===== flow/config.mk =====
export PLATFORM = sky130hd
export DESIGN_NAME = axi_timer_counter_top
export DESIGN_NICKNAME = axi_timer_counter_top
export VERILOG_FILES = /design/flow/design.v
export SDC_FILE = /design/flow/constraint.sdc
export NUM_CORES = 4
export LEC_CHECK = 0
export ABC_AREA = 1
export CAP_MARGIN = 0
export CELL_PAD_IN_SITES_GLOBAL_PLACEMENT = 2
export CORE_ASPECT_RATIO = 0.54
export CORE_MARGIN = 2
export CORE_UTILIZATION = 23
export HOLD_SLACK_MARGIN = -0.08
export PLACE_DENSITY = 0.89
export SLEW_MARGIN = 20

===== flow/constraint.sdc =====
create_clock -name core_clock -period 4.53 [get_ports {clk}]
set_input_delay 0.9060 -clock core_clock [delete_from_list [all_inputs] [get_ports {clk}]]
set_output_delay 0.9060 -clock core_clock [all_outputs]
set_load 0.01 [all_outputs]

===== flow/design.v =====
module axi_timer #(
  parameter AXI_ADDR_BW_p = 12     
) (
  input logic  clk,
  input logic  rst_n,
  input logic [AXI_ADDR_BW_p-1:0] i_axi_awaddr,
  input logic  i_axi_awvalid,
  input logic [31:0] i_axi_wdata,
  input logic i_axi_wvalid,
  input logic i_axi_bready,
  input logic [AXI_ADDR_BW_p-1:0] i_axi_araddr,
  input logic i_axi_arvalid,
  input logic i_axi_rready,
  output logic o_axi_awready,
  output logic o_axi_wready,
  output logic [1:0] o_axi_bresp,
  output logic o_axi_bvalid,
  output logic o_axi_arready,
  output logic [31:0] o_axi_rdata,
  output logic [1:0] o_axi_rresp,
  output logic o_axi_rvalid,
  output logic o_cnt0_en,
  output logic o_cnt0_reload,
  output logic o_cnt0_count_up,
  output logic [31:0] o_cnt0_load_value,
  output logic [31:0] o_cnt0_compare_value,
  input  logic [31:0] i_cnt0_value,
  output logic o_cnt1_en,
  output logic o_cnt1_reload,
  output logic o_cnt1_count_up,
  output logic o_cnt1_src,
  output logic [31:0] o_cnt1_load_value,
  output logic [31:0] o_cnt1_compare_value,
  input  logic [31:0] i_cnt1_value
);
  localparam logic [1:0] RESP_OKAY   = 2'b00;
  localparam logic [1:0] RESP_EXOKAY = 2'b01;
  localparam logic [1:0] RESP_SLVERR = 2'b10;
  localparam logic [1:0] RESP_DECERR = 2'b11;
  logic s_cnt0_en;
  logic s_cnt0_reload;
  logic s_cnt0_count_up;
  logic [31:0] s_cnt0_load_value;
  logic [31:0] s_cnt0_compare_value;
  logic s_cnt1_en;
  logic s_cnt1_reload;
  logic s_cnt1_count_up;
  logic s_cnt1_src;
  logic [31:0] s_cnt1_load_value;
  logic [31:0] s_cnt1_compare_value;
  assign o_cnt0_en = s_cnt0_en;
  assign o_cnt0_reload = s_cnt0_reload;
  assign o_cnt0_count_up = s_cnt0_count_up;
  assign o_cnt0_load_value = s_cnt0_load_value;
  assign o_cnt0_compare_value = s_cnt0_compare_value;
  assign o_cnt1_en = s_cnt1_en;
  assign o_cnt1_reload = s_cnt1_reload;
  assign o_cnt1_count_up = s_cnt1_count_up;
  assign o_cnt1_src = s_cnt1_src;
  assign o_cnt1_load_value = s_cnt1_load_value;
  assign o_cnt1_compare_value = s_cnt1_compare_value;
  logic [1:0]  c_axi_wresp;
  logic [3:0]  c_axi_wstrb;
  logic [31:0] c_axi_wdata;
  logic s_axi_wdata_buf_used;
  logic [31:0] s_axi_wdata_buf;
  logic [3:0]  s_axi_wstrb_buf;
  logic [1:0]  s_axi_bresp;
  logic [AXI_ADDR_BW_p-1:0] s_axi_awaddr_buf;
  logic [AXI_ADDR_BW_p-1:0] c_axi_awaddr;
  logic s_axi_awaddr_buf_used;
  logic s_axi_awvalid;
  logic s_axi_wvalid;
  logic s_axi_bvalid;
  logic s_axi_awready;
  logic s_axi_wready;
  logic s_awaddr_done;
  logic [AXI_ADDR_BW_p-1:0] s_axi_awaddr;
  assign o_axi_awready = !s_axi_awaddr_buf_used & s_axi_awvalid;
  assign o_axi_wready  = !s_axi_wdata_buf_used & s_axi_wvalid;
  logic write_response_stalled;
  logic valid_write_address;
  logic valid_write_data;
  assign write_response_stalled = o_axi_bvalid & ~i_axi_bready;
  assign valid_write_address = s_axi_awaddr_buf_used | (i_axi_awvalid & o_axi_awready);
  assign valid_write_data = s_axi_wdata_buf_used | (i_axi_wvalid & o_axi_wready);
  always_ff @(posedge clk) begin
    if (!rst_n) begin
      s_axi_awvalid <= 1'b0;
      s_axi_awaddr_buf_used <= 1'b0;
    end else begin
      s_axi_awvalid <= 1'b1;
      if (i_axi_awvalid && o_axi_awready && (write_response_stalled || !valid_write_data)) begin
        s_axi_awaddr_buf <= i_axi_awaddr;
        s_axi_awaddr_buf_used <= 1'b1;
      end else if (s_axi_awaddr_buf_used && valid_write_data && (!o_axi_bvalid || i_axi_bready)) begin
        s_axi_awaddr_buf_used <= 1'b0;
      end
    end
  end
  always_ff @(posedge clk) begin
    if (!rst_n) begin
      s_axi_wdata_buf_used <= 1'b0;
      s_axi_wvalid <= 1'b0;
    end else begin
      s_axi_wvalid <= 1'b1;
      if (i_axi_wvalid && o_axi_wready && (write_response_stalled || !valid_write_address)) begin
        s_axi_wdata_buf <= i_axi_wdata;
        s_axi_wdata_buf_used <= 1'b1;
      end else if (s_axi_wdata_buf_used && valid_write_address && (!o_axi_bvalid || i_axi_bready)) begin
        s_axi_wdata_buf_used <= 1'b0;
      end
    end
  end
  assign c_axi_awaddr = s_axi_awaddr_buf_used ? s_axi_awaddr_buf : i_axi_awaddr;
  assign c_axi_wdata  = s_axi_wdata_buf_used  ? s_axi_wdata_buf : i_axi_wdata;
  always_ff @(posedge clk) begin
    if (!rst_n) begin
      s_axi_bvalid <= 1'b0;
      s_cnt0_en <= 1'b0;
      s_cnt0_reload <= 1'b0;
      s_cnt0_count_up <= 1'b0;
      s_cnt0_load_value <= '0;
      s_cnt0_compare_value <= '0;
      s_cnt1_en <= 1'b0;
      s_cnt1_reload <= 1'b0;
      s_cnt1_count_up <= 1'b0;
      s_cnt1_src <= 1'b0;
      s_cnt1_load_value <= '0;
      s_cnt1_compare_value <= '0;
    end else begin
      if (valid_write_address && valid_write_data && (!o_axi_bvalid || i_axi_bready)) begin
        s_axi_bresp <= RESP_OKAY;
        s_axi_bvalid <= 1'b1;
        case (c_axi_awaddr[AXI_ADDR_BW_p-1:2])
          'd0 : begin
            s_cnt0_en <= c_axi_wdata[0];
            s_cnt0_reload <= c_axi_wdata[1];
            s_cnt0_count_up <= c_axi_wdata[2];
          end
          'd1 : begin
            s_cnt0_load_value <= c_axi_wdata;
          end
          'd2 : begin
            s_cnt0_compare_value <= c_axi_wdata;
          end
          'd4 : begin
            s_cnt1_en <= c_axi_wdata[0];
            s_cnt1_reload <= c_axi_wdata[1];
            s_cnt1_count_up <= c_axi_wdata[2];
            s_cnt1_src <= c_axi_wdata[3]; 
          end
          'd5 : begin
            s_cnt1_load_value <= c_axi_wdata;
          end
          'd6 : begin
            s_cnt1_compare_value <= c_axi_wdata;
          end
          default: begin
            s_axi_bresp <= RESP_SLVERR;
          end
        endcase
      end else if (o_axi_bvalid && i_axi_bready && !(valid_write_address && valid_write_data)) begin
        s_axi_bvalid <= 1'b0;
      end
    end
  end
  assign o_axi_bresp = s_axi_bresp;
  assign o_axi_bvalid = s_axi_bvalid;
  logic s_axi_rvalid;
  logic [31:0] s_axi_rdata;
  logic [1:0] s_axi_rresp;
  logic s_axi_arready;
  logic [AXI_ADDR_BW_p-1:0] s_araddr_buf;
  logic s_araddr_buf_used;
  logic [AXI_ADDR_BW_p-1:0] c_axi_araddr;
  always_ff @(posedge clk) begin
    if (!rst_n) begin
      s_araddr_buf_used <= 1'b0;
      s_axi_arready <= 1'b0;
    end else begin
      s_axi_arready <= 1'b1;
      if (i_axi_arvalid && o_axi_arready && o_axi_rvalid && !i_axi_rready) begin
        s_araddr_buf <= i_axi_araddr;
        s_araddr_buf_used <= 1'b1;
      end 
      else if (s_araddr_buf_used && (!o_axi_rvalid || i_axi_rready)) begin
        s_araddr_buf_used <= 1'b0;
      end
    end
  end
  assign c_axi_araddr = s_araddr_buf_used ? s_araddr_buf : i_axi_araddr;
  assign o_axi_arready = !s_araddr_buf_used & s_axi_arready;
  always_ff @(posedge clk) begin
    if (!rst_n) begin
      s_axi_rvalid <= 1'b0;
    end else begin
      if ((s_araddr_buf_used || (i_axi_arvalid && o_axi_arready)) && (!o_axi_rvalid || i_axi_rready)) begin
        s_axi_rresp <= RESP_OKAY;
        s_axi_rvalid <= 1'b1;
        s_axi_rdata <= '0;
        case (c_axi_araddr[AXI_ADDR_BW_p-1:2])
          'd0 : begin
            s_axi_rdata[0] <= s_cnt0_en;
            s_axi_rdata[1] <= s_cnt0_reload;
            s_axi_rdata[2] <= s_cnt0_count_up;
          end
          'd1 : begin
            s_axi_rdata <= s_cnt0_load_value;
          end
          'd2 : begin
            s_axi_rdata <= s_cnt0_compare_value;
          end
          'd3 : begin
            s_axi_rdata <= i_cnt0_value;
          end
          'd4 : begin
            s_axi_rdata[0] <= s_cnt1_en;
            s_axi_rdata[1] <= s_cnt1_reload; 
            s_axi_rdata[2] <= s_cnt1_count_up;
            s_axi_rdata[3] <= s_cnt1_src; 
          end
          'd5 : begin
            s_axi_rdata <= s_cnt1_load_value;
          end
          'd6 : begin
            s_axi_rdata <= s_cnt1_compare_value;
          end
          'd7 : begin
            s_axi_rdata <= i_cnt1_value;
          end
          default: begin
            s_axi_rdata <= 32'hdeaddead;
            s_axi_rresp <= RESP_SLVERR;
          end
        endcase
      end else if (o_axi_rvalid && i_axi_rready && !s_araddr_buf_used && !(i_axi_arvalid && o_axi_arready)) begin
        s_axi_rvalid <= 1'b0;
      end
    end
  end
  assign o_axi_rdata = s_axi_rdata;
  assign o_axi_rresp = s_axi_rresp;
  assign o_axi_rvalid = s_axi_rvalid;
endmodule
module timer_counter (
  input logic clk,
  input logic rst_n,
  input logic i_cnt0_en,
  input logic i_cnt0_reload,
  input logic i_cnt0_count_up,
  input logic [31:0] i_cnt0_load_value,
  input logic [31:0] i_cnt0_compare_value,
  input logic i_cnt1_en,
  input logic i_cnt1_reload,
  input logic i_cnt1_count_up,
  input logic i_cnt1_src,
  input logic [31:0] i_cnt1_load_value,
  input logic [31:0] i_cnt1_compare_value,
  output logic [31:0] o_cnt0_value,
  output logic [31:0] o_cnt1_value,
  output logic o_cnt0_done,
  output logic o_cnt1_done
);
  logic [31:0] s_cnt0_value;
  logic s_cnt0_done;
  logic [31:0] s_cnt1_value;
  logic s_cnt1_done;
  assign o_cnt0_done = s_cnt0_done & i_cnt0_en;
  assign o_cnt1_done = s_cnt1_done & i_cnt1_en; 
  assign o_cnt0_value = s_cnt0_value;
  assign o_cnt1_value = s_cnt1_value;
  always_ff @(posedge clk) begin
    if (!rst_n) begin
      s_cnt0_done <= 1'b0;
      s_cnt0_value <= '0;
    end else begin
      s_cnt0_done <= 1'b0;
      if (i_cnt0_en) begin
        if (i_cnt0_count_up) begin
          s_cnt0_value <= s_cnt0_value + 1;
        end else begin
          s_cnt0_value <= s_cnt0_value - 1;
        end
        if (s_cnt0_value == i_cnt0_compare_value) begin
          s_cnt0_done <= 1'b1;
          if (i_cnt0_reload) begin
            s_cnt0_value <= i_cnt0_load_value;
          end
        end
      end else begin
        s_cnt0_value <= i_cnt0_load_value;
      end
    end
  end
  always_ff @(posedge clk) begin
    if (!rst_n) begin
      s_cnt1_done <= 1'b0;
      s_cnt1_value <= '0;
    end else begin
      s_cnt1_done <= 1'b0;
      if (i_cnt1_en) begin
        if (!i_cnt1_src || (i_cnt1_src && s_cnt0_done)) begin
          if (i_cnt1_count_up) begin
            s_cnt1_value <= s_cnt1_value + 1;
          end else begin
            s_cnt1_value <= s_cnt1_value - 1;
          end
        end
        if (s_cnt1_value == i_cnt1_compare_value) begin
          s_cnt1_done <= 1'b1;
          if (i_cnt1_reload) begin
            s_cnt1_value <= i_cnt1_load_value;
          end
        end
      end else begin
        s_cnt1_value <= i_cnt1_load_value;
      end
    end
  end
endmodule
module axi_timer_counter_top #(
  parameter AXI_ADDR_BW_p = 12     
) (
  input logic  clk,
  input logic  rst_n,
  input logic [AXI_ADDR_BW_p-1:0] i_axi_awaddr,
  input logic  i_axi_awvalid,
  input logic [31:0] i_axi_wdata,
  input logic i_axi_wvalid,
  input logic i_axi_bready,
  input logic [AXI_ADDR_BW_p-1:0] i_axi_araddr,
  input logic i_axi_arvalid,
  input logic i_axi_rready,
  output logic o_axi_awready,
  output logic o_axi_wready,
  output logic [1:0] o_axi_bresp,
  output logic o_axi_bvalid,
  output logic o_axi_arready,
  output logic [31:0] o_axi_rdata,
  output logic [1:0] o_axi_rresp,
  output logic o_axi_rvalid,
  output logic o_cnt0_done,
  output logic o_cnt1_done
);
  logic s_cnt0_en;
  logic s_cnt0_reload;
  logic s_cnt0_count_up;
  logic [31:0] s_cnt0_load_value;
  logic [31:0] s_cnt0_compare_value;
  logic [31:0] s_cnt0_value;
  logic s_cnt1_en;
  logic s_cnt1_reload;
  logic s_cnt1_count_up;
  logic s_cnt1_src;
  logic [31:0] s_cnt1_load_value;
  logic [31:0] s_cnt1_compare_value;
  logic [31:0] s_cnt1_value;
  axi_timer #(
    .AXI_ADDR_BW_p ( AXI_ADDR_BW_p )
  ) axi_timer_inst (
    .clk                  ( clk                   ),
    .rst_n                ( rst_n                 ),
    .i_axi_awaddr         ( i_axi_awaddr          ),
    .i_axi_awvalid        ( i_axi_awvalid         ),
    .i_axi_wdata          ( i_axi_wdata           ),
    .i_axi_wvalid         ( i_axi_wvalid          ),
    .i_axi_bready         ( i_axi_bready          ),
    .i_axi_araddr         ( i_axi_araddr          ),
    .i_axi_arvalid        ( i_axi_arvalid         ),
    .i_axi_rready         ( i_axi_rready          ),
    .o_axi_awready        ( o_axi_awready         ),
    .o_axi_wready         ( o_axi_wready          ),
    .o_axi_bresp          ( o_axi_bresp           ),
    .o_axi_bvalid         ( o_axi_bvalid          ),
    .o_axi_arready        ( o_axi_arready         ),
    .o_axi_rdata          ( o_axi_rdata           ),
    .o_axi_rresp          ( o_axi_rresp           ),
    .o_axi_rvalid         ( o_axi_rvalid          ),
    .o_cnt0_en            ( s_cnt0_en             ),
    .o_cnt0_reload        ( s_cnt0_reload         ),
    .o_cnt0_count_up      ( s_cnt0_count_up       ),
    .o_cnt0_load_value    ( s_cnt0_load_value     ),
    .o_cnt0_compare_value ( s_cnt0_compare_value  ),
    .i_cnt0_value         ( s_cnt0_value          ),
    .o_cnt1_en            ( s_cnt1_en             ),
    .o_cnt1_reload        ( s_cnt1_reload         ),
    .o_cnt1_count_up      ( s_cnt1_count_up       ),
    .o_cnt1_src           ( s_cnt1_src            ),
    .o_cnt1_load_value    ( s_cnt1_load_value     ),
    .o_cnt1_compare_value ( s_cnt1_compare_value  ),
    .i_cnt1_value         ( s_cnt1_value          )
  );
  timer_counter timer_counter_inst (
    .clk                  ( clk                   ),
    .rst_n                ( rst_n                 ),
    .i_cnt0_en            ( s_cnt0_en             ),
    .i_cnt0_reload        ( s_cnt0_reload         ),
    .i_cnt0_count_up      ( s_cnt0_count_up       ),
    .i_cnt0_load_value    ( s_cnt0_load_value     ),
    .i_cnt0_compare_value ( s_cnt0_compare_value  ),
    .o_cnt0_value         ( s_cnt0_value          ),
    .i_cnt1_en            ( s_cnt1_en             ),
    .i_cnt1_reload        ( s_cnt1_reload         ),
    .i_cnt1_count_up      ( s_cnt1_count_up       ),
    .i_cnt1_src           ( s_cnt1_src            ),
    .i_cnt1_load_value    ( s_cnt1_load_value     ),
    .i_cnt1_compare_value ( s_cnt1_compare_value  ),
    .o_cnt1_value         ( s_cnt1_value          ),
    .o_cnt0_done          ( o_cnt0_done           ),
    .o_cnt1_done          ( o_cnt1_done           )
  );
endmodule

===== flow/run.sh =====
#!/bin/bash
# the make line also repeats each setting of config.mk as NAME=value (left out here)
make -C /OpenROAD-flow-scripts/flow DESIGN_CONFIG=/design/flow/config.mk WORK_HOME=/design/flow/orfs CLKGATE_MAP_FILE= finish

==> results.ini, run 1 <==
[detailed_routing]
antenna_cells_inserted = 0
drtIter0Drc = 1822
drt_wl_total_mm = 66.8
drc = 0
dr_total_vias = 17100
firstDrtPassIters = 5
vias_per_cell = 4.63
wl_per_cell_um = 18.1
antenna_left = 0

[synth]
synthTopCellsByCount = nand2_1 (706), inv_1 (346), a21oi_1 (264)
edf_count = 86
yosysCellCount = 2569
adder_share_pct = 4.51
topCellsByArea = dfxtp_1 (24%), nand2_1 (15%), edfxtp_1 (15%), a21oi_1 (7.5%), inv_1 (7.4%)
postSynthCellCount = 2569
ys_seq_share_pct = 38.4
synth_area_um2 = 17500
yosys_warnings = 2
top_area_cell = dfxtp_1
syn_avg_cell_area_um2 = 6.82
logic_family = simple AND/OR/NAND/NOR gates
yosys.area_share.simple_pct = 26.9
synthXorXnorAreaFrac_pct = 3.20
async_flop_share_pct = 0
ys_sh_mux_pct = 0.742
yosysTopAreaCellShare_pct = 23.6
ys_chip_area_um2 = 17500
synth_cell_type_count = 54
most_common_cell = nand2_1
yosys.area_share.aoi_pct = 16.1
synth_top_flop_cell = dfxtp_1
ys_ff = 293

[clocking]
numCtsBuffers = 26
cts_tree = built
clk_latency_ns = 0.58
cts-hold-fix-buffers = 0
numClockSinks = 293
clk_path_buf_depth = 3
cts_root_buffer = clkbuf_16
path_clk_slew_ns = 0.07
htreeDepth = 1
post_cts_buffers = 0
post_cts.resized_instances = 0

[critical_path]
arrival_ns = 4.03
crit_family = simple AND/OR/NAND/NOR gates
cp-startpoint = axi_timer_inst.s_cnt1_count_up
reg2reg_from = axi_timer_inst.s_cnt1_count_up
worstRegToRegCells = 12
slowest_delay_ns = 0.59
cp_slowest_cell = inv_1
cp-endpoint = timer_counter_inst.s_cnt1_value[24]
cp-end-kind = register
worst-r2r-setup-slack_ns = 0.93
required_ns = 4.96
cp.buffers_inverters = 2
crit_cells = 12
r2r-end = timer_counter_inst.s_cnt1_value[24]
crit_chain = inv_1, buf_4, ha_1, nand2_1, nor2_1, nand2_1, nor2_1, nand2_1, nand4_1, nand3_1, nand2_1, a21oi_1
path_max_fanout = 26
path_common_cell = nand2_1
critPathLaunchType = register
crit_type = register to register

[die]
chipArea_um2 = 78600
io_pins = 106
fp_util_pct = 23.2
fp.dieW_um = 380
core_area_um2 = 75600
num_rows = 74
die_y_um = 207

[power]
pg_clk_uw = 2330
p_seq_share_pct = 50.8
p_leak_uw = 0.00876
p_seq_uw = 2730
clkPwrFrac_pct = 43.5
p_sw_uw = 1320
switching_share_pct = 24.7
p_comb_share_pct = 5.7
vdd_ir_drop_max_uv = 280
p_per_area_nw_per_um2 = 261
power-top-group = sequential cells
p_int_uw = 4040
pg_comb_uw = 304

[placement]
hpwlAfterDp_mm = 52.6
dpl-instance-area_um2 = 19700
pre_cts_ws_ns = 1.18
place_congestion = 0.920
port_buffers = 99
placedCellCount = 3642

[final_timing]
finalCritPeriodShare_pct = 79.5
slew_headroom_pct = 24.9
finalHoldViolations = 0
setup_slack_ns = 0.929
setup_viol = 0
rsz0062_at_grt = false
layout_min_cycle_time_ns = 3.60
fin_setup_tns_ns = 0
fin_worst_skew_ns = 0.0140
timing.hold.ws_ns = 0.476
max_freq_mhz = 278
finalMaxSlewViolations = 0
worst_slew_pin_slew_ns = 1.12

[grt]
grt.total_usage_pct = 16.6
grt-ovfl-total = 0
grt_pass1_vias = 15300
grt_pass1_wl_mm = 99.1
antenna_found_initial = 1
grt_max_degree = 73

[cells_and_area]
finalInstanceArea_um2 = 20500
final_cells = 3689
final_nets = 2769
area_growth_pct = 17.1

[run]
drv_cap = 0
warning_count = 30

[worst_hold_path]
min-delay-start = axi_timer_inst.s_cnt0_load_value[3]
min_path_type = register to register
holdPathStages = 2
hold_path_end = timer_counter_inst.s_cnt0_value[3]

[run_status]
outcome = timing/DRC/antenna clean

==> stage by stage <==
| stage | power, uW | util (%) |
|---|---|---|
| after detailed placement | 3090 | 26.1 |
| final | 5360 | 27.2 |
| after CTS | 5400 | 27.2 |
| after global placement | 3090 | 26.1 |
| after floorplan | 2920 | - |
| after global routing | 5520 | 27.2 |
==> layout make-up <==
cell class / instances / area [um^2]
clock buffers: 38 / 757
fillers: 8470 / 55000
clock inverters: 9 / 78.8
multi-input cells: 1830 / 9060
well taps: 1026 / 1280
inverters: 357 / 1340
repair buffers: 136 / 1280
flip-flops and latches: 293 / 6730
==> routing by layer <==
metal / vias up / wire (um) / GRT usage, %
met1: 7906 / 36500 / 27.6
met5: - / 0 / 0
li1: 8510 / - / -
met3: 39 / 7770 / 5.96
met4: 0 / 485 / 1.50
met2: 621 / 22100 / 19.8
==> inputs of run 2 (changes only) <==
- ABC_AREA: 1 -> not set
- CAP_MARGIN: 0 -> 25
- CELL_PAD_IN_SITES_GLOBAL_PLACEMENT: 2 -> 1
- CORE_ASPECT_RATIO: 0.54 -> not set
- CORE_MARGIN: 2 -> 6
- CORE_UTILIZATION: 23 -> 22
- CTS_CLUSTER_DIAMETER: not set -> 126
- HOLD_SLACK_MARGIN: -0.08 -> not set
- MAX_ROUTING_LAYER: not set -> met5
- PLACE_DENSITY: 0.89 -> not set
- PLACE_DENSITY_LB_ADDON: not set -> 0.07
- SETUP_SLACK_MARGIN: not set -> 0.69
- TNS_END_PERCENT: not set -> 40
- clock period: 4.53 -> 6.87 ns (I/O delays scaled with it)
==> run 2 against run 1 <==
Net effect: largest power group is now clock; flip-flop count stayed put; utilization hardly changed; worst hold slack better by 0.023 ns; largest cell class unchanged.
==> results.ini, run 2 <==
[power]
p_seq_share_pct = 44.9
p_sw_uw = 930
p_int_uw = 3070
p_comb_share_pct = 3.8
clkPwrFrac_pct = 51.3
power-top-group = clock
p_leak_uw = 0.00685
pg_clk_uw = 2050
p_per_area_nw_per_um2 = 214
switching_share_pct = 23.2
vdd_ir_drop_max_uv = 142
pg_comb_uw = 152
p_seq_uw = 1800

[critical_path]
worst-r2r-setup-slack_ns = 2.28
cp_slowest_cell = a211oi_1
cp.buffers_inverters = 2
r2r-end = timer_counter_inst.s_cnt0_value[30]
slowest_delay_ns = 0.88
critPathLaunchType = register
reg2reg_from = axi_timer_inst.s_cnt0_count_up
cp-startpoint = axi_timer_inst.s_cnt0_count_up
crit_type = register to register
path_max_fanout = 18
crit_family = AND-OR/OR-AND gates
cp-end-kind = register
crit_chain = inv_1, buf_4, ha_1, nor2b_1, o31a_1, o31ai_1, o211ai_1, a211oi_1, o31ai_1, o21ai_0, mux2i_1, o211ai_1
worstRegToRegCells = 12
crit_cells = 12
arrival_ns = 5.01
cp-endpoint = timer_counter_inst.s_cnt0_value[30]
required_ns = 7.30

[worst_hold_path]
min_path_type = register to register
min-delay-start = axi_timer_inst.s_cnt0_load_value[29]
hold_path_end = timer_counter_inst.s_cnt0_value[29]
holdPathStages = 2

[final_timing]
slew_headroom_pct = 32.1
max_freq_mhz = 218
fin_setup_tns_ns = 0
fin_worst_skew_ns = 0.0152
rsz0062_at_grt = false
finalMaxSlewViolations = 0
layout_min_cycle_time_ns = 4.59
worst_slew_pin_slew_ns = 0.990
setup_viol = 0
finalHoldViolations = 0
timing.hold.ws_ns = 0.499
finalCritPeriodShare_pct = 66.8

[detailed_routing]
drc = 0
dr_total_vias = 13000
antenna_left = 0
firstDrtPassIters = 5
wl_per_cell_um = 23.8
drt_wl_total_mm = 63.2
vias_per_cell = 4.88
drtIter0Drc = 882
antenna_cells_inserted = 0

[synth]
adder_share_pct = 5.15
yosysTopAreaCellShare_pct = 27.0
yosys.area_share.aoi_pct = 23.9
synthTopCellsByCount = nor2_1 (219), dfxtp_1 (207), a211oi_1 (142)
ys_sh_mux_pct = 4.00
yosys.area_share.simple_pct = 13.7
logic_family = AND-OR/OR-AND gates
top_area_cell = dfxtp_1
yosys_warnings = 2
most_common_cell = nor2_1
yosysCellCount = 1627
postSynthCellCount = 1627
synth_area_um2 = 15400
ys_seq_share_pct = 43.8
syn_avg_cell_area_um2 = 9.44
synth_top_flop_cell = dfxtp_1
async_flop_share_pct = 0
ys_ff = 293
synth_cell_type_count = 78
ys_chip_area_um2 = 15400
topCellsByArea = dfxtp_1 (27%), edfxtp_1 (17%), a211oi_1 (6.9%), nor2_1 (5.4%), ha_1 (4.9%)
synthXorXnorAreaFrac_pct = 6.21
edf_count = 86

[clocking]
cts-hold-fix-buffers = 0
cts_root_buffer = clkbuf_16
numCtsBuffers = 39
numClockSinks = 293
post_cts.resized_instances = 0
post_cts_buffers = 0
cts_tree = built
htreeDepth = 2
path_clk_slew_ns = 0.06
clk_path_buf_depth = 3
clk_latency_ns = 0.56

[die]
fp_util_pct = 22.3
core_area_um2 = 68800
fp.dieW_um = 276
chipArea_um2 = 76300
die_y_um = 276
io_pins = 106
num_rows = 96

[run]
warning_count = 30
drv_cap = 0

[grt]
antenna_found_initial = 1
grt_max_degree = 67
grt.total_usage_pct = 15.9
grt-ovfl-total = 0
grt_pass1_wl_mm = 91.7
grt_pass1_vias = 12700

[cells_and_area]
final_nets = 1815
fill_cells = 7254
area_growth_pct = 21.6

[run_status]
outcome = timing/DRC/antenna clean

[placement]
place_congestion = 0.797
port_buffers = 99
hpwlAfterDp_mm = 43.9

## run 2: through the flow
step	utilization [%]	cell area, um^2	power, uW	setup slack [ns]	cells
after floorplan	-	15400	1900	1.26	1628
after global placement	25.3	17400	1990	2.19	2579
after detailed placement	25.3	17400	1990	2.15	2580
after CTS	27.2	18700	4090	2.26	2652
after global routing	27.2	18700	4170	2.10	2652
final	27.2	18700	4000	2.28	2652
## run 2: metal layers
| layer | GRT usage, % | part of all wire [%] | up-vias |
|---|---|---|---|
| li1 | - | - | 6271 |
| met1 | 22.7 | 49 | 6388 |
| met2 | 26.2 | 46 | 242 |
| met3 | 1.88 | 3.2 | 52 |
| met4 | 2.76 | 1.3 | 0 |
| met5 | 0 | 0 | - |
## run 2: layout make-up
cell class | count | area, um^2 | share of cell area (%)
timing repair buffer | 124 | 1170 | 6.28
clock buffer | 56 | 1130 | 6.07
clock inverter | 16 | 140 | 0.750
inverter | 21 | 83.8 | 0.449
tap | 931 | 1160 | 6.23
multi-input combinational | 1211 | 8260 | 44.2
sequential | 293 | 6730 | 36.0
==> inputs of run 3 (changes only) <==
- ABC_AREA: not set -> 1
- CAP_MARGIN: 25 -> 5
- CELL_PAD_IN_SITES_DETAIL_PLACEMENT: not set -> 0
- CELL_PAD_IN_SITES_GLOBAL_PLACEMENT: 1 -> 0
- CORE_MARGIN: 6 -> 2
- CORE_UTILIZATION: 22 -> 71
- CTS_CLUSTER_DIAMETER: 126 -> not set
- CTS_CLUSTER_SIZE: not set -> 71
- GPL_ROUTABILITY_DRIVEN: not set -> 1
- HOLD_SLACK_MARGIN: not set -> 0.3
- PLACE_DENSITY: not set -> 0.66
- PLACE_DENSITY_LB_ADDON: 0.07 -> not set
- SETUP_SLACK_MARGIN: 0.69 -> not set
- SLEW_MARGIN: 20 -> 5
- TNS_END_PERCENT: 40 -> 5
- clock period: 6.87 -> 4.72 ns (I/O delays scaled with it)
==> run 3 against run 2 <==
Net effect: synthesized area rose by 14%; combinational power rose by 88%; wire length fell by 8.7%; largest power group is now sequential cells.
==> results.ini, run 3 <==
[run_status]
outcome = timing/DRC/antenna clean

[critical_path]
crit_cells = 9
reg2reg_from = axi_timer_inst.s_axi_wdata_buf_used
cp.buffers_inverters = 4
path_max_fanout = 64
critPathLaunchType = register
cp-end-kind = register
cp_slowest_cell = dfxtp_2
path_common_cell = buf_4
crit_family = buffers and inverters
crit_type = register to register
cp-endpoint = axi_timer_inst.s_cnt0_load_value[17]
worst-r2r-setup-slack_ns = 1.43
arrival_ns = 3.78
slowest_delay_ns = 0.69
worstRegToRegCells = 9
r2r-end = axi_timer_inst.s_cnt0_load_value[17]
required_ns = 5.21
cp-startpoint = axi_timer_inst.s_axi_wdata_buf_used
crit_chain = buf_4, nor2_1, nor2_4, buf_4, inv_2, nor3_4, buf_4, o21ai_1, a21oi_1

[final_timing]
finalHoldViolations = 0
fin_setup_tns_ns = 0
finalCritPeriodShare_pct = 69.8
rsz0062_at_grt = false
finalMaxSlewViolations = 0
fin_worst_skew_ns = 0.0172
worst_slew_pin_slew_ns = 1.32
max_freq_mhz = 304
slew_headroom_pct = 11.3
setup_viol = 0
layout_min_cycle_time_ns = 3.29

[synth]
logic_family = simple AND/OR/NAND/NOR gates
topCellsByArea = dfxtp_1 (24%), nand2_1 (15%), edfxtp_1 (15%), a21oi_1 (7.5%), inv_1 (7.4%)
synth_top_flop_cell = dfxtp_1
adder_share_pct = 4.51
ys_ff = 293
top_area_cell = dfxtp_1
postSynthCellCount = 2569
synth_cell_type_count = 54
syn_avg_cell_area_um2 = 6.82
yosys.area_share.aoi_pct = 16.1
synth_area_um2 = 17500
synthTopCellsByCount = nand2_1 (706), inv_1 (346), a21oi_1 (264)
edf_count = 86
yosysCellCount = 2569
most_common_cell = nand2_1
yosys_warnings = 2
yosysTopAreaCellShare_pct = 23.6
yosys.area_share.simple_pct = 26.9
ys_chip_area_um2 = 17500
ys_sh_mux_pct = 0.742
async_flop_share_pct = 0
ys_seq_share_pct = 38.4
synthXorXnorAreaFrac_pct = 3.20

[detailed_routing]
routed-wl-met3_mm = 7.06
dr_total_vias = 18300
drtIter0Drc = 2796
wl_met2_mm = 26.2
top_layer_used = met4
antenna_left = 0
antenna_cells_inserted = 0
firstDrtPassIters = 8
drc = 0
wl_per_cell_um = 19.4
drt_wl_total_mm = 57.7
vias_per_cell = 6.15
drt-met1-wl_mm = 20.8

[die]
core_area_um2 = 24200
fp_util_pct = 72.3
chipArea_um2 = 26000
io_pins = 106
fp.dieW_um = 161
num_rows = 57
die_y_um = 161

[cells_and_area]
fill_cells = 1638
postLayoutCoreUtil_pct = 81.2
final_nets = 2760
final_cells = 2981
finalInstanceArea_um2 = 19700
area_growth_pct = 12.3

[run]
warning_count = 34
drv_cap = 0

[power]
vdd_ir_drop_max_uv = 304
p_per_area_nw_per_um2 = 270
p_seq_share_pct = 49.3
pg_comb_uw = 286
p_int_uw = 4080
p_leak_uw = 0.00879
pg_clk_uw = 2400
p_comb_share_pct = 5.4
p_seq_uw = 2620
power-top-group = sequential cells
switching_share_pct = 23.1
clkPwrFrac_pct = 45.3
p_sw_uw = 1230

[placement]
dpl-instance-area_um2 = 18700
place_congestion = 0.973
hpwlAfterDp_mm = 40.5
placedCellCount = 2927
port_buffers = 99

[clocking]
post_cts_buffers = 0
clk_latency_ns = 0.57
numClockSinks = 293
htreeDepth = 1
cts_root_buffer = clkbuf_16
numCtsBuffers = 29
cts_tree = built
clk_path_buf_depth = 3
path_clk_slew_ns = 0.06
post_cts.resized_instances = 0
cts-hold-fix-buffers = 0

[worst_hold_path]
holdPathStages = 2
min_path_type = register to register
min-delay-start = axi_timer_inst.s_cnt0_load_value[1]
hold_path_end = timer_counter_inst.s_cnt0_value[1]

[grt]
antenna_found_initial = 0
grt_pass1_vias = 17300
grt_pass1_wl_mm = 90.1
grt-ovfl-total = 0
grt_max_degree = 118
grt.total_usage_pct = 43.7

## run 3: layout make-up
type | count | area (um^2) | area share [%]
Clock buffer | 43 | 902 | 4.58
Multi-Input combinational cell | 1830 | 9050 | 46.0
Clock inverter | 10 | 88.8 | 0.451
Tap cell | 324 | 405 | 2.06
Sequential cell | 293 | 6730 | 34.2
Timing Repair Buffer | 124 | 1180 | 5.97
Inverter | 357 | 1340 | 6.80
## run 3: through the flow
| step | total power (uW) | worst slack [ns] | hold slack [ns] |
|---|---|---|---|
| after global placement | 2930 | 1.23 | 0.463 |
| final | 5310 | 1.43 | 0.484 |
| after CTS | 5270 | 1.58 | 0.482 |
| after global routing | 5400 | 1.13 | 0.492 |
| after floorplan | 2810 | 1.39 | 0.436 |
| after detailed placement | 2940 | 1.12 | 0.472 |
## run 3: layer usage
| metal | vias to the layer above | global-route usage, % |
|---|---|---|
| li1 | 8496 | - |
| met1 | 8237 | 54.5 |
| met5 | - | 0 |
| met4 | 0 | 24.8 |
| met2 | 1308 | 70.6 |
| met3 | 282 | 9.66 |
==> inputs of run 4 (changes only) <==
- ABC_AREA: 1 -> 0
- CAP_MARGIN: 5 -> 20
- CELL_PAD_IN_SITES_DETAIL_PLACEMENT: 0 -> 2
- CELL_PAD_IN_SITES_GLOBAL_PLACEMENT: 0 -> 1
- CORE_MARGIN: 2 -> 9
- CORE_UTILIZATION: 71 -> 19
- CTS_CLUSTER_SIZE: 71 -> 54
- GPL_ROUTABILITY_DRIVEN: 1 -> 0
- PLACE_DENSITY: 0.66 -> not set
- PLACE_DENSITY_LB_ADDON: not set -> 0.08
- TNS_END_PERCENT: 5 -> 85
- clock period: 4.72 -> 4.81 ns (I/O delays scaled with it)
==> run 4 against run 3 <==
Net effect: still clean on timing, DRC and antenna; clock-buffer cell count grew 10; combinational power fell by 22%; sequential power decreased by 2%; critical path depth up 2; flip-flop count stayed put; synthesized area is 12% lower; via count fell by 27%; maximum frequency shrank 10%; register-to-register slack lost 0.28 ns; final cell count is 6.6% lower; critical path type unchanged.
==> results.ini, run 4 <==
[synth]
yosysCellCount = 1627
ys_chip_area_um2 = 15400
adder_share_pct = 5.15
yosys.area_share.simple_pct = 13.7
synthXorXnorAreaFrac_pct = 6.21
yosys_warnings = 2
ys_sh_mux_pct = 4.00
synthTopCellsByCount = nor2_1 (219), dfxtp_1 (207), a211oi_1 (142)
ys_seq_share_pct = 43.8
synth_top_flop_cell = dfxtp_1
yosysTopAreaCellShare_pct = 27.0
topCellsByArea = dfxtp_1 (27%), edfxtp_1 (17%), a211oi_1 (6.9%), nor2_1 (5.4%), ha_1 (4.9%)
yosys.area_share.aoi_pct = 23.9
synth_cell_type_count = 78
ys_ff = 293
syn_avg_cell_area_um2 = 9.44
async_flop_share_pct = 0
most_common_cell = nor2_1
synth_area_um2 = 15400
top_area_cell = dfxtp_1
edf_count = 86
logic_family = AND-OR/OR-AND gates
postSynthCellCount = 1627

[critical_path]
crit_family = AND-OR/OR-AND gates
cp-end-kind = register
cp-startpoint = axi_timer_inst.s_cnt1_count_up
r2r-end = timer_counter_inst.s_cnt1_value[18]
critPathLaunchType = register
crit_chain = inv_1, buf_4, ha_1, a21oi_1, o21ai_0, or3_1, o21a_1, o21a_1, o311ai_0, o21ai_0, nor2_1
cp_slowest_cell = o311ai_0
cp-endpoint = timer_counter_inst.s_cnt1_value[18]
crit_cells = 11
arrival_ns = 4.14
crit_type = register to register
slowest_delay_ns = 0.49
path_max_fanout = 11
required_ns = 5.29
cp.buffers_inverters = 2
reg2reg_from = axi_timer_inst.s_cnt1_count_up
worstRegToRegCells = 11
worst-r2r-setup-slack_ns = 1.15

[worst_hold_path]
holdPathStages = 2
min_path_type = register to register
hold_path_end = timer_counter_inst.s_cnt0_value[21]
min-delay-start = axi_timer_inst.s_cnt0_load_value[21]

[power]
p_int_uw = 4630
p_comb_share_pct = 3.7
power-top-group = clock
p_sw_uw = 1390
p_seq_share_pct = 42.6
p_per_area_nw_per_um2 = 314
pg_comb_uw = 224
vdd_ir_drop_max_uv = 195
pg_clk_uw = 3230
p_leak_uw = 0.00699
clkPwrFrac_pct = 53.7
switching_share_pct = 23.2
p_seq_uw = 2560

[grt]
grt_pass1_vias = 14400
grt.total_usage_pct = 14.9
grt_max_degree = 66
grt_pass1_wl_mm = 102
grt-ovfl-total = 0
antenna_found_initial = 2

[detailed_routing]
drc = 0
dr_total_vias = 13300
drt-met1-wl_mm = 32.9
drtIter0Drc = 688
top_layer_used = met4
antenna_cells_inserted = 0
antenna_left = 0
wl_met2_mm = 32.7
drt_wl_total_mm = 69.0
wl_per_cell_um = 24.8
vias_per_cell = 4.78
routed-wl-met3_mm = 2.02
firstDrtPassIters = 6

[final_timing]
finalCritPeriodShare_pct = 76.1
fin_worst_skew_ns = 0.0278
slew_headroom_pct = 27.8
setup_viol = 0
max_freq_mhz = 273
finalMaxSlewViolations = 0
timing.hold.ws_ns = 0.496
layout_min_cycle_time_ns = 3.66
worst_slew_pin_slew_ns = 1.07
rsz0062_at_grt = false
finalHoldViolations = 0
fin_setup_tns_ns = 0

[clocking]
numCtsBuffers = 40
numClockSinks = 293
htreeDepth = 2
post_cts.resized_instances = 0
post_cts_buffers = 0
cts-hold-fix-buffers = 0
clk_latency_ns = 0.57
cts_root_buffer = clkbuf_16
clk_path_buf_depth = 3
cts_tree = built
path_clk_slew_ns = 0.06

[placement]
hpwlAfterDp_mm = 49.0
dpl-instance-area_um2 = 17800
port_buffers = 99

[run]
drv_cap = 0
warning_count = 30

[run_status]
outcome = timing/DRC/antenna clean

[cells_and_area]
fill_cells = 8862
final_nets = 1827
area_growth_pct = 24.7
postLayoutCoreUtil_pct = 24.1
finalInstanceArea_um2 = 19200

[die]
fp.dieW_um = 302
die_y_um = 302
chipArea_um2 = 91400
fp_util_pct = 19.3
num_rows = 103
io_pins = 106
core_area_um2 = 79500

run 4: metrics by stage:
stage          total power [uW]  std cells  worst slack (ns)
2_1_floorplan              2720       1628             0.655
3_3_place_gp               2850       2709              1.05
3_5_place_dp               2850       2709              1.01
4_1_cts                    6150       2782              1.05
5_1_grt                    6240       2783             0.856
6_report                   6020       2783              1.15
run 4: layer usage:
metal	track usage, %	up-vias
met5	0	-
met4	3.48	0
met3	1.79	60
met2	24.9	187
met1	20.2	6781
li1	-	6279
run 4: cell type report:
cell class	instances	area, um^2	share of cell area (%)
clock buffers	53	1130	5.91
multi-input cells	1211	8260	43.1
inverters	21	83.8	0.437
clock inverters	20	267	1.39
repair buffers	135	1380	7.19
well taps	1050	1310	6.85
flip-flops and latches	293	6730	35.1
==> inputs of run 5 (changes only) <==
- ABC_AREA: 0 -> not set
- CAP_MARGIN: 20 -> 0
- CELL_PAD_IN_SITES_DETAIL_PLACEMENT: 2 -> not set
- CELL_PAD_IN_SITES_GLOBAL_PLACEMENT: 1 -> not set
- CORE_MARGIN: 9 -> 2
- CORE_UTILIZATION: 19 -> 63
- CTS_CLUSTER_SIZE: 54 -> not set
- GPL_ROUTABILITY_DRIVEN: 0 -> not set
- HOLD_SLACK_MARGIN: 0.3 -> not set
- MAX_ROUTING_LAYER: met5 -> not set
- PLACE_DENSITY: not set -> 0.37
- PLACE_DENSITY_LB_ADDON: 0.08 -> not set
- SLEW_MARGIN: 5 -> 20
- TNS_END_PERCENT: 85 -> not set
- clock period: 4.81 -> 3.81 ns (I/O delays scaled with it)
==> run 5 against run 4 <==
Net effect: wire length is 34% lower; first-iteration DRC count is 100% higher; largest cell class unchanged; synthesized cell count stayed put; synthesized area stayed put; critical endpoint is now timer_counter_inst.s_cnt0_value[30]; clock skew is 0.015 ns lower; still clean on timing, DRC and antenna; worst setup slack worse by 0.80 ns; power is 11% higher.
==> results.ini, run 5 <==
[run_status]
outcome = timing/DRC/antenna clean

[power]
p_per_area_nw_per_um2 = 372
power-top-group = sequential cells
p_int_uw = 5240
p_leak_uw = 0.00686
p_sw_uw = 1440
p_seq_share_pct = 48.5
pg_clk_uw = 3170
vdd_ir_drop_max_uv = 427
p_seq_uw = 3240
pg_comb_uw = 263
switching_share_pct = 21.6
clkPwrFrac_pct = 47.5
p_comb_share_pct = 3.9

[critical_path]
cp-end-kind = register
crit_chain = inv_1, ha_1, nor2b_1, o31a_1, o31ai_1, o211ai_1, a211oi_1, buf_4, o31ai_1, o21ai_0, mux2i_1, o211ai_1
crit_family = AND-OR/OR-AND gates
crit_cells = 12
critPathLaunchType = register
arrival_ns = 3.90
r2r-end = timer_counter_inst.s_cnt0_value[30]
crit_type = register to register
cp-endpoint = timer_counter_inst.s_cnt0_value[30]
path_max_fanout = 10
reg2reg_from = axi_timer_inst.s_cnt0_count_up
cp.buffers_inverters = 2
required_ns = 4.24
slowest_delay_ns = 0.39
cp_slowest_cell = o31ai_1
worst-r2r-setup-slack_ns = 0.34
worstRegToRegCells = 12
cp-startpoint = axi_timer_inst.s_cnt0_count_up

[synth]
edf_count = 86
top_area_cell = dfxtp_1
synthTopCellsByCount = nor2_1 (219), dfxtp_1 (207), a211oi_1 (142)
synthXorXnorAreaFrac_pct = 6.21
ys_sh_mux_pct = 4.00
yosys_warnings = 2
yosysTopAreaCellShare_pct = 27.0
yosys.area_share.aoi_pct = 23.9
synth_top_flop_cell = dfxtp_1
synth_area_um2 = 15400
adder_share_pct = 5.15
async_flop_share_pct = 0
synth_cell_type_count = 78
yosys.area_share.simple_pct = 13.7
most_common_cell = nor2_1
logic_family = AND-OR/OR-AND gates
ys_chip_area_um2 = 15400
syn_avg_cell_area_um2 = 9.44
yosysCellCount = 1627
postSynthCellCount = 1627
ys_seq_share_pct = 43.8
ys_ff = 293
topCellsByArea = dfxtp_1 (27%), edfxtp_1 (17%), a211oi_1 (6.9%), nor2_1 (5.4%), ha_1 (4.9%)

[grt]
grt_pass1_wl_mm = 71.4
antenna_found_initial = 0
grt.total_usage_pct = 35.0
grt_pass1_vias = 12900
grt_max_degree = 106
grt-ovfl-total = 0

[die]
fp_util_pct = 63.7
core_area_um2 = 24100
io_pins = 106
die_y_um = 160
fp.dieW_um = 160
num_rows = 57
chipArea_um2 = 25700

[placement]
hpwlAfterDp_mm = 31.6
dpl-instance-area_um2 = 16900
pre_cts_ws_ns = 0.432
port_buffers = 99
place_congestion = 0.984

[cells_and_area]
finalInstanceArea_um2 = 18000
area_growth_pct = 16.9
final_nets = 1824

[detailed_routing]
drc = 0
antenna_left = 0
wl_per_cell_um = 22.1
antenna_cells_inserted = 0
firstDrtPassIters = 6
dr_total_vias = 13400
vias_per_cell = 6.55
drtIter0Drc = 1409
drt_wl_total_mm = 45.3

[clocking]
cts_root_buffer = clkbuf_16
numClockSinks = 293
clk_latency_ns = 0.56
cts_tree = built
post_cts_buffers = 0
path_clk_slew_ns = 0.07
htreeDepth = 1
post_cts.resized_instances = 0
clk_path_buf_depth = 3
numCtsBuffers = 31
cts-hold-fix-buffers = 0

[worst_hold_path]
min-delay-start = axi_timer_inst.s_cnt0_load_value[6]
holdPathStages = 2
hold_path_end = timer_counter_inst.s_cnt0_value[6]
min_path_type = register to register

[final_timing]
finalHoldViolations = 0
slew_headroom_pct = 38.0
rsz0062_at_grt = false
setup_slack_ns = 0.344
worst_slew_pin_slew_ns = 0.927
setup_viol = 0
finalCritPeriodShare_pct = 91.0
layout_min_cycle_time_ns = 3.47
fin_worst_skew_ns = 0.0126
max_freq_mhz = 289
fin_setup_tns_ns = 0
finalMaxSlewViolations = 0

[run]
drv_cap = 0
warning_count = 34

run 5: final cells by class:
class	instances	area, um^2
multi-input cells	1211	8250
flip-flops and latches	293	6730
well taps	324	405
inverters	21	81.3
fillers	1800	6140
clock inverters	18	200
clock buffers	39	878
repair buffers	141	1420
run 5: layer usage:
metal	GRT usage, %	up-vias	part of all wire [%]
met2	57.5	544	46
met3	5.22	117	7.6
met1	47.0	6455	42
li1	-	6288	-
met4	13.3	0	3.9
met5	0	-	0
run 5: per-stage QoR:
step                      total power (uW)  utilization, %  hold WS, ns  std cells
after CTS                             6690            74.5        0.489       2047
after detailed placement              3570            70.1        0.488       1990
after global routing                  6840            74.5        0.528       2047
final                                 6680            74.5        0.489       2047
after global placement                3560            70.1        0.471       1990
after floorplan                       3430               -        0.448       1628
==> inputs of run 6 (changes only) <==
- CAP_MARGIN: 0 -> 20
- CELL_PAD_IN_SITES_DETAIL_PLACEMENT: not set -> 2
- CELL_PAD_IN_SITES_GLOBAL_PLACEMENT: not set -> 0
- CORE_ASPECT_RATIO: not set -> 1.81
- CORE_UTILIZATION: 63 -> 29
- CTS_CLUSTER_DIAMETER: not set -> 396
- GPL_ROUTABILITY_DRIVEN: not set -> 1
- HOLD_SLACK_MARGIN: not set -> -0.06
- MAX_ROUTING_LAYER: not set -> met4
- PLACE_DENSITY: 0.37 -> not set
- PLACE_DENSITY_LB_ADDON: not set -> 0.17
- TNS_END_PERCENT: not set -> 30
- clock period: 3.81 -> 2.75 ns (I/O delays scaled with it)
==> run 6 against run 5 <==
Net effect: the layout now fails its checks (negative setup slack); synthesized cell count is the same; maximum frequency increased by 15%; sequential power up 38%; clock skew grew 0.013 ns; clock power rose by 37%; critical path depth increased by 3.
==> results.ini, run 6 <==
[critical_path]
cp-endpoint = timer_counter_inst.s_cnt1_value[31]
worstRegToRegCells = 15
arrival_ns = 3.50
cp-end-kind = register
crit_family = AND-OR/OR-AND gates
path_max_fanout = 6
slowest_delay_ns = 0.42
cp.buffers_inverters = 5
cp_slowest_cell = o41ai_1
crit_cells = 15
required_ns = 3.25
cp-startpoint = axi_timer_inst.s_cnt1_count_up
path_common_cell = a21oi_2
crit_type = register to register
reg2reg_from = axi_timer_inst.s_cnt1_count_up
worst-r2r-setup-slack_ns = -0.26
crit_chain = inv_4, buf_12, buf_12, ha_2, a21oi_2, o211ai_1, o41ai_1, buf_4, buf_4, nor3b_4, a21oi_2, a21oi_2, xnor2_2, a21oi_1, nand3b_1
critPathLaunchType = register
r2r-end = timer_counter_inst.s_cnt1_value[31]

[synth]
yosys.area_share.aoi_pct = 23.9
edf_count = 86
topCellsByArea = dfxtp_1 (27%), edfxtp_1 (17%), a211oi_1 (6.9%), nor2_1 (5.4%), ha_1 (4.9%)
top_area_cell = dfxtp_1
adder_share_pct = 5.15
ys_ff = 293
ys_seq_share_pct = 43.8
logic_family = AND-OR/OR-AND gates
postSynthCellCount = 1627
most_common_cell = nor2_1
syn_avg_cell_area_um2 = 9.44
yosys_warnings = 2
yosysCellCount = 1627
yosys.area_share.simple_pct = 13.7
synth_area_um2 = 15400
async_flop_share_pct = 0
synth_cell_type_count = 78
yosysTopAreaCellShare_pct = 27.0
synthXorXnorAreaFrac_pct = 6.21
synthTopCellsByCount = nor2_1 (219), dfxtp_1 (207), a211oi_1 (142)
ys_chip_area_um2 = 15400
ys_sh_mux_pct = 4.00
synth_top_flop_cell = dfxtp_1

[power]
p_leak_uw = 0.00833
p_seq_share_pct = 48.5
pg_clk_uw = 4340
p_comb_share_pct = 4.6
power-top-group = sequential cells
pg_comb_uw = 423
clkPwrFrac_pct = 46.9
p_int_uw = 7090
p_seq_uw = 4480
switching_share_pct = 23.3
vdd_ir_drop_max_uv = 348
p_per_area_nw_per_um2 = 435
p_sw_uw = 2150

[final_timing]
worst_slew_pin_slew_ns = 0.700
fin_worst_skew_ns = 0.0253
max_freq_mhz = 332
setup_viol = 27
slew_headroom_pct = 52.0
timing.hold.ws_ns = 0.171
rsz0062_at_grt = true
finalMaxSlewViolations = 0
finalHoldViolations = 0
setup_slack_ns = -0.259
finalCritPeriodShare_pct = 109
layout_min_cycle_time_ns = 3.01
fin_setup_tns_ns = -2.27

[cells_and_area]
final_cells = 2660
finalInstanceArea_um2 = 21300
area_growth_pct = 38.4
combGateArea_um2 = 9000
fill_cells = 5510
postLayoutCoreUtil_pct = 40.5
seq_area_um2 = 6730
final_nets = 2072

[grt]
grt_pass1_vias = 16200
grt_pass1_wl_mm = 97.9
grt_max_degree = 108
antenna_found_initial = 0
grt-ovfl-total = 0
grt.total_usage_pct = 23.7

[clocking]
htreeDepth = 1
cts_tree = built
path_clk_slew_ns = 0.07
clk_path_buf_depth = 3
numCtsBuffers = 30
numClockSinks = 293
clk_latency_ns = 0.61
cts_root_buffer = clkbuf_16
cts-hold-fix-buffers = 0

[worst_hold_path]
min_path_type = input pin to register
holdPathStages = 1
hold_path_end = axi_timer_inst.s_axi_arready
min-delay-start = rst_n

[run_status]
outcome = complete, but fails checks
so.violations = negative setup slack

[placement]
hpwlAfterDp_mm = 47.7
port_buffers = 99
placedCellCount = 2583
dpl-instance-area_um2 = 19200
place_congestion = 0.892

[detailed_routing]
firstDrtPassIters = 6
wl_per_cell_um = 24.4
drc = 0
vias_per_cell = 5.50
drt_wl_total_mm = 65.0
antenna_left = 0
drtIter0Drc = 791
dr_total_vias = 14600

[die]
fp.dieW_um = 175
io_pins = 106
core_area_um2 = 52500
fp_util_pct = 29.3
num_rows = 113
chipArea_um2 = 54900
die_y_um = 314

[run]
drv_cap = 0
warning_count = 36

## run 6: layout make-up
class,count,area share (%)
Antenna cell,1,0.0118
Clock buffer,38,3.78
Clock inverter,16,0.953
Inverter,21,0.406
Multi-Input combinational cell,1211,42.3
Sequential cell,293,31.7
Tap cell,690,4.06
Timing Repair Buffer,390,16.8
## run 6: metrics by stage
stage / total power (uW) / worst slack, ns
after global placement: 4990 / -0.442
after detailed placement: 5000 / -0.457
after CTS: 9350 / -0.194
final: 9240 / -0.259
after floorplan: 4750 / -0.394
after global routing: 9510 / -0.423
## run 6: what timing repair did
item,CTS,global route
setup buffers,9,13
resized,95,61
setup endpoints to repair,39,40
gates cloned,0,2
pin swaps,45,46
## run 6: layer usage
metal / part of all wire [%] / global-route usage [%] / vias to the layer above
met5: 0 / - / -
met2: 53 / 43.8 / 322
met1: 38 / 25.2 / 7427
li1: - / - / 6747
met4: 5.6 / 11.9 / 0
met3: 3.2 / 1.75 / 143
==> inputs of run 7 (changes only) <==
- CELL_PAD_IN_SITES_DETAIL_PLACEMENT: 2 -> not set
- CELL_PAD_IN_SITES_GLOBAL_PLACEMENT: 0 -> not set
- CORE_ASPECT_RATIO: 1.81 -> not set
- CORE_UTILIZATION: 29 -> 68
- CTS_CLUSTER_DIAMETER: 396 -> not set
- CTS_CLUSTER_SIZE: not set -> 31
- GPL_ROUTABILITY_DRIVEN: 1 -> not set
- HOLD_SLACK_MARGIN: -0.06 -> not set
- MAX_ROUTING_LAYER: met4 -> not set
- PLACE_DENSITY_LB_ADDON: 0.17 -> not set
- SETUP_SLACK_MARGIN: not set -> 0.86
- TNS_END_PERCENT: 30 -> not set
- clock period: 2.75 -> 3.1 ns (I/O delays scaled with it)
==> run 7 against run 6 <==
Net effect: the flow now stops in global routing (5_1_grt); synthesized area is the same; synthesized cell count is the same; die area is 57% lower.
==> results.ini, run 7 <==
[synth]
yosys.area_share.simple_pct = 13.7
synthXorXnorAreaFrac_pct = 6.21
yosys_warnings = 2
yosys.area_share.aoi_pct = 23.9
ys_sh_mux_pct = 4.00
yosysCellCount = 1627
synthTopCellsByCount = nor2_1 (219), dfxtp_1 (207), a211oi_1 (142)
ys_seq_share_pct = 43.8
top_area_cell = dfxtp_1
synth_area_um2 = 15400
yosysTopAreaCellShare_pct = 27.0
ys_chip_area_um2 = 15400
async_flop_share_pct = 0
adder_share_pct = 5.15
most_common_cell = nor2_1
synth_cell_type_count = 78
postSynthCellCount = 1627
ys_ff = 293
edf_count = 86
logic_family = AND-OR/OR-AND gates
synth_top_flop_cell = dfxtp_1
syn_avg_cell_area_um2 = 9.44
topCellsByArea = dfxtp_1 (27%), edfxtp_1 (17%), a211oi_1 (6.9%), nor2_1 (5.4%), ha_1 (4.9%)

[die]
num_rows = 54
fp.dieW_um = 154
fp_util_pct = 69.8
chipArea_um2 = 23800
die_y_um = 154
core_area_um2 = 22000
io_pins = 106

[placement]
dpl-instance-area_um2 = 17300
place_congestion = 0.922
hpwlAfterDp_mm = 33.5
port_buffers = 99

[clocking]
numCtsBuffers = 29
htreeDepth = 1
clk_path_buf_depth = 3
numClockSinks = 293
cts_root_buffer = clkbuf_16

[run_status]
stop_stage = global routing (5_1_grt)
outcome = did not finish
stop_error = [ERROR DPL-0038] Utilization greater than 100%, impossible to legalize

==> run 7: what timing repair did <==
item | in CTS
gates resized | 219
hold buffers | 0
cloned | 17
endpoints found under the setup margin | 236
pin swaps | 141
buffers inserted | 81
==> run 7: per-stage QoR <==
step | setup WS [ns] | total power (uW) | cells
floorplan | 0.00666 | 4230 | 1628
global placement | -0.00678 | 4390 | 1973
detailed placement | -0.0688 | 4400 | 1973
CTS | 0.131 | 7980 | 2124
==> inputs of run 8 (changes only) <==
- CORE_UTILIZATION: 68 -> 67
- CTS_CLUSTER_SIZE: 31 -> 96
- PLACE_DENSITY: not set -> 0.43
- SETUP_SLACK_MARGIN: 0.86 -> not set
- clock period: 3.1 -> 3.41 ns (I/O delays scaled with it)
==> run 8 against run 7 <==
Net effect: now clean on timing, DRC and antenna; die area rose by 1.5%; synthesized area is the same; synthesized cell count unchanged.
==> results.ini, run 8 <==
[run_status]
outcome = timing/DRC/antenna clean

[grt]
grt_pass1_vias = 12900
grt_max_degree = 103
grt.total_usage_pct = 38.3
grt_pass1_wl_mm = 72.3
grt-ovfl-total = 0
antenna_found_initial = 0

[clocking]
numClockSinks = 293
post_cts_buffers = 0
path_clk_slew_ns = 0.07
clk_path_buf_depth = 3
cts-hold-fix-buffers = 0
cts_root_buffer = clkbuf_16
numCtsBuffers = 30
clk_latency_ns = 0.57
htreeDepth = 1
post_cts.resized_instances = 0
cts_tree = built

[detailed_routing]
drc = 0
antenna_cells_inserted = 0
drt_wl_total_mm = 46.9
drtIter0Drc = 1751
vias_per_cell = 6.83
firstDrtPassIters = 6
wl_per_cell_um = 23.4
antenna_left = 0
dr_total_vias = 13700

[power]
p_int_uw = 5590
p_per_area_nw_per_um2 = 402
p_leak_uw = 0.00681
p_comb_share_pct = 4.3
clkPwrFrac_pct = 45.4
p_seq_share_pct = 50.3
pg_clk_uw = 3260
switching_share_pct = 22.2
vdd_ir_drop_max_uv = 397
power-top-group = sequential cells
p_sw_uw = 1600
pg_comb_uw = 307
p_seq_uw = 3620

[synth]
ys_ff = 293
yosys.area_share.simple_pct = 13.7
syn_avg_cell_area_um2 = 9.44
logic_family = AND-OR/OR-AND gates
yosys.area_share.aoi_pct = 23.9
top_area_cell = dfxtp_1
synth_cell_type_count = 78
synth_top_flop_cell = dfxtp_1
synth_area_um2 = 15400
postSynthCellCount = 1627
synthXorXnorAreaFrac_pct = 6.21
most_common_cell = nor2_1
yosysCellCount = 1627
ys_sh_mux_pct = 4.00
ys_chip_area_um2 = 15400
yosys_warnings = 2
topCellsByArea = dfxtp_1 (27%), edfxtp_1 (17%), a211oi_1 (6.9%), nor2_1 (5.4%), ha_1 (4.9%)
async_flop_share_pct = 0
ys_seq_share_pct = 43.8
synthTopCellsByCount = nor2_1 (219), dfxtp_1 (207), a211oi_1 (142)
adder_share_pct = 5.15
edf_count = 86
yosysTopAreaCellShare_pct = 27.0

[final_timing]
worst_slew_pin_slew_ns = 1.01
fin_setup_tns_ns = 0
setup_slack_ns = 0.261
slew_headroom_pct = 32.6
fin_worst_skew_ns = 0.0190
layout_min_cycle_time_ns = 3.15
timing.hold.ws_ns = 0.482
finalHoldViolations = 0
finalCritPeriodShare_pct = 92.3
setup_viol = 0
rsz0062_at_grt = false
finalMaxSlewViolations = 0
max_freq_mhz = 318

[critical_path]
cp.buffers_inverters = 2
crit_family = AND-OR/OR-AND gates
cp-endpoint = timer_counter_inst.s_cnt1_value[24]
crit_chain = inv_1, buf_12, ha_1, nor2b_1, o21a_1, o21a_1, o31a_1, o21a_1, o21a_1, o21ai_0, xor2_1, o221ai_1
cp_slowest_cell = dfxtp_1
path_max_fanout = 32
cp-startpoint = axi_timer_inst.s_cnt1_count_up
cp-end-kind = register
slowest_delay_ns = 0.41
path_common_cell = o21a_1
worstRegToRegCells = 12
r2r-end = timer_counter_inst.s_cnt1_value[24]
required_ns = 3.84
arrival_ns = 3.58
crit_type = register to register
reg2reg_from = axi_timer_inst.s_cnt1_count_up
crit_cells = 12
critPathLaunchType = register
worst-r2r-setup-slack_ns = 0.26

[cells_and_area]
area_growth_pct = 16.2
postLayoutCoreUtil_pct = 79.1
final_nets = 1819

[placement]
port_buffers = 99
pre_cts_ws_ns = 0.300
place_congestion = 0.931
hpwlAfterDp_mm = 32.1

[worst_hold_path]
min_path_type = register to register
min-delay-start = axi_timer_inst.s_cnt0_load_value[29]
holdPathStages = 2
hold_path_end = timer_counter_inst.s_cnt0_value[29]

[run]
drv_cap = 0
warning_count = 34

[die]
chipArea_um2 = 24200
fp.dieW_um = 155
fp_util_pct = 68.1
die_y_um = 155
num_rows = 55
core_area_um2 = 22600
io_pins = 106

run 8: through the flow:
step,total power (uW),cells,cell area (um^2)
finish,7190,2003,17900
global route,7320,2003,17900
CTS,7160,2003,17800
detailed placement,3990,1947,16900
global placement,3980,1947,16900
floorplan,3830,1628,15400
run 8: cell type report:
cell class              count  area [um^2]
multi-input cells        1211         8270
flip-flops and latches    293         6730
fillers                  1516         4720
repair buffers            137         1450
clock buffers              42          878
well taps                 285          357
clock inverters            14         95.1
inverters                  21         81.3
run 8: per-layer routing:
layer  wire, um  global-route usage (%)
met5          0                       0
met4       1720                    13.8
met3       5670                    9.44
met2      20200                    57.5
met1      19300                    54.1
==> inputs of run 9 (changes only) <==
- ABC_AREA: not set -> 1
- CAP_MARGIN: 20 -> 5
- CELL_PAD_IN_SITES_DETAIL_PLACEMENT: not set -> 0
- CELL_PAD_IN_SITES_GLOBAL_PLACEMENT: not set -> 0
- CORE_UTILIZATION: 67 -> 71
- CTS_CLUSTER_SIZE: 96 -> 22
- GPL_ROUTABILITY_DRIVEN: not set -> 1
- HOLD_SLACK_MARGIN: not set -> 0.3
- MAX_ROUTING_LAYER: not set -> met5
- PLACE_DENSITY: 0.43 -> 0.66
- SLEW_MARGIN: 20 -> 5
- TNS_END_PERCENT: not set -> 85
- clock period: 3.41 -> 5.92 ns (I/O delays scaled with it)
==> run 9 against run 8 <==
Net effect: worst hold slack got worse by 0.0016 ns; sequential power decreased by 42%; synthesized area increased by 14%; register-to-register slack improved by 2.4 ns; global-route usage increased by 4.7 points; critical path depth decreased by 2; design area increased by 10%; first-iteration DRC count increased by 56%; sequential share of layout area decreased by 3.6 points; final cell count increased by 49%.
==> results.ini, run 9 <==
[run_status]
outcome = timing/DRC/antenna clean

[power]
switching_share_pct = 22.6
p_seq_share_pct = 48.2
p_int_uw = 3350
pg_comb_uw = 228
total_power_uw = 4320
pg_clk_uw = 2010
p_comb_share_pct = 5.3
vdd_ir_drop_max_uv = 251
p_seq_uw = 2090
p_leak_uw = 0.00877
power-top-group = sequential cells
clkPwrFrac_pct = 46.5
p_per_area_nw_per_um2 = 219
p_sw_uw = 977

[synth]
yosys_warnings = 2
yosys.area_share.aoi_pct = 16.1
synth_cell_type_count = 54
ys_ff = 293
logic_family = simple AND/OR/NAND/NOR gates
synthTopCellsByCount = nand2_1 (706), inv_1 (346), a21oi_1 (264)
ys_seq_share_pct = 38.4
topCellsByArea = dfxtp_1 (24%), nand2_1 (15%), edfxtp_1 (15%), a21oi_1 (7.5%), inv_1 (7.4%)
yosysCellCount = 2569
yosys.area_share.simple_pct = 26.9
most_common_cell = nand2_1
edf_count = 86
top_area_cell = dfxtp_1
yosysTopAreaCellShare_pct = 23.6
ys_chip_area_um2 = 17500
async_flop_share_pct = 0
postSynthCellCount = 2569
synth_top_flop_cell = dfxtp_1
ys_sh_mux_pct = 0.742
synth_area_um2 = 17500
synthXorXnorAreaFrac_pct = 3.20
adder_share_pct = 4.51
syn_avg_cell_area_um2 = 6.82

[critical_path]
required_ns = 6.39
worst-r2r-setup-slack_ns = 2.69
worstRegToRegCells = 12
cp-end-kind = register
crit_type = input pin to register
cp.buffers_inverters = 4
crit_family = buffers and inverters
arrival_ns = 4.17
cp-endpoint = axi_timer_inst.s_cnt1_load_value[25]
path_common_cell = buf_4
critPathLaunchType = input pin
cp-startpoint = i_axi_wvalid
path_max_fanout = 34
crit_cells = 10
slowest_delay_ns = 0.64
crit_chain = clkdlybuf4s50_1, nor3b_2, nor2_1, nor2_4, buf_4, inv_2, nor3_4, buf_4, o21ai_0, a21oi_1
reg2reg_from = axi_timer_inst.s_axi_arready
cp_slowest_cell = nor3_4
r2r-end = axi_timer_inst.s_cnt1_load_value[25]

[detailed_routing]
vias_per_cell = 6.15
drt_wl_total_mm = 57.2
drc = 0
drtIter0Drc = 2724
dr_total_vias = 18300
antenna_left = 0
wl_per_cell_um = 19.2
antenna_cells_inserted = 0
firstDrtPassIters = 8

[cells_and_area]
finalInstanceArea_um2 = 19700
fill_cells = 1650
seq_area_um2 = 6730
final_nets = 2754
combGateArea_um2 = 9060
postLayoutCoreUtil_pct = 81.3
area_growth_pct = 12.5

[placement]
place_congestion = 0.980
hpwlAfterDp_mm = 40.0
port_buffers = 99
dpl-instance-area_um2 = 18600

[worst_hold_path]
hold_path_end = axi_timer_inst.s_cnt1_compare_value[9]
holdPathStages = 2
min-delay-start = axi_timer_inst.s_cnt1_compare_value[9]
min_path_type = register to register

[final_timing]
worst_slew_pin_slew_ns = 1.34
rsz0062_at_grt = false
fin_worst_skew_ns = 0.0284
fin_setup_tns_ns = 0
finalCritPeriodShare_pct = 62.6
max_freq_mhz = 270
setup_viol = 0
layout_min_cycle_time_ns = 3.71
finalMaxSlewViolations = 0
finalHoldViolations = 0
slew_headroom_pct = 10.2

[clocking]
numCtsBuffers = 30
cts-hold-fix-buffers = 0
clk_latency_ns = 0.57
htreeDepth = 1
post_cts.resized_instances = 0
cts_root_buffer = clkbuf_16
post_cts_buffers = 0
cts_tree = built
clk_path_buf_depth = 3
numClockSinks = 293
path_clk_slew_ns = 0.06

[grt]
grt_pass1_vias = 17100
antenna_found_initial = 0
grt_max_degree = 105
grt_pass1_wl_mm = 88.7
grt.total_usage_pct = 43.1
grt-ovfl-total = 0

[die]
chipArea_um2 = 26000
die_y_um = 161
fp_util_pct = 72.3
num_rows = 57
core_area_um2 = 24200
fp.dieW_um = 161
io_pins = 106

[run]
drv_cap = 0
warning_count = 34

-- run 9: final cells by class --
class | count | area share, %
multi-input combinational | 1830 | 46.0
sequential | 293 | 34.1
inverter | 357 | 6.80
timing repair buffer | 117 | 5.69
clock buffer | 46 | 4.84
tap | 324 | 2.06
clock inverter | 9 | 0.539
-- run 9: metal layers --
metal | track usage (%) | vias up | part of all wire (%)
li1 | - | 8488 | -
met1 | 54.4 | 8236 | 37
met2 | 70.8 | 1285 | 46
met3 | 7.14 | 283 | 11
met4 | 23.8 | 0 | 6.4
met5 | 0 | - | 0
-- run 9: through the flow --
stage	instances	hold slack [ns]	setup WS, ns
final	2976	0.480	2.21
after floorplan	2570	0.436	2.35
after detailed placement	2920	0.470	1.81
after global placement	2920	0.460	1.94
after global routing	2976	0.503	2.10
after CTS	2975	0.482	2.32
No activity file was given, so power comes from the tool's default toggle rates.
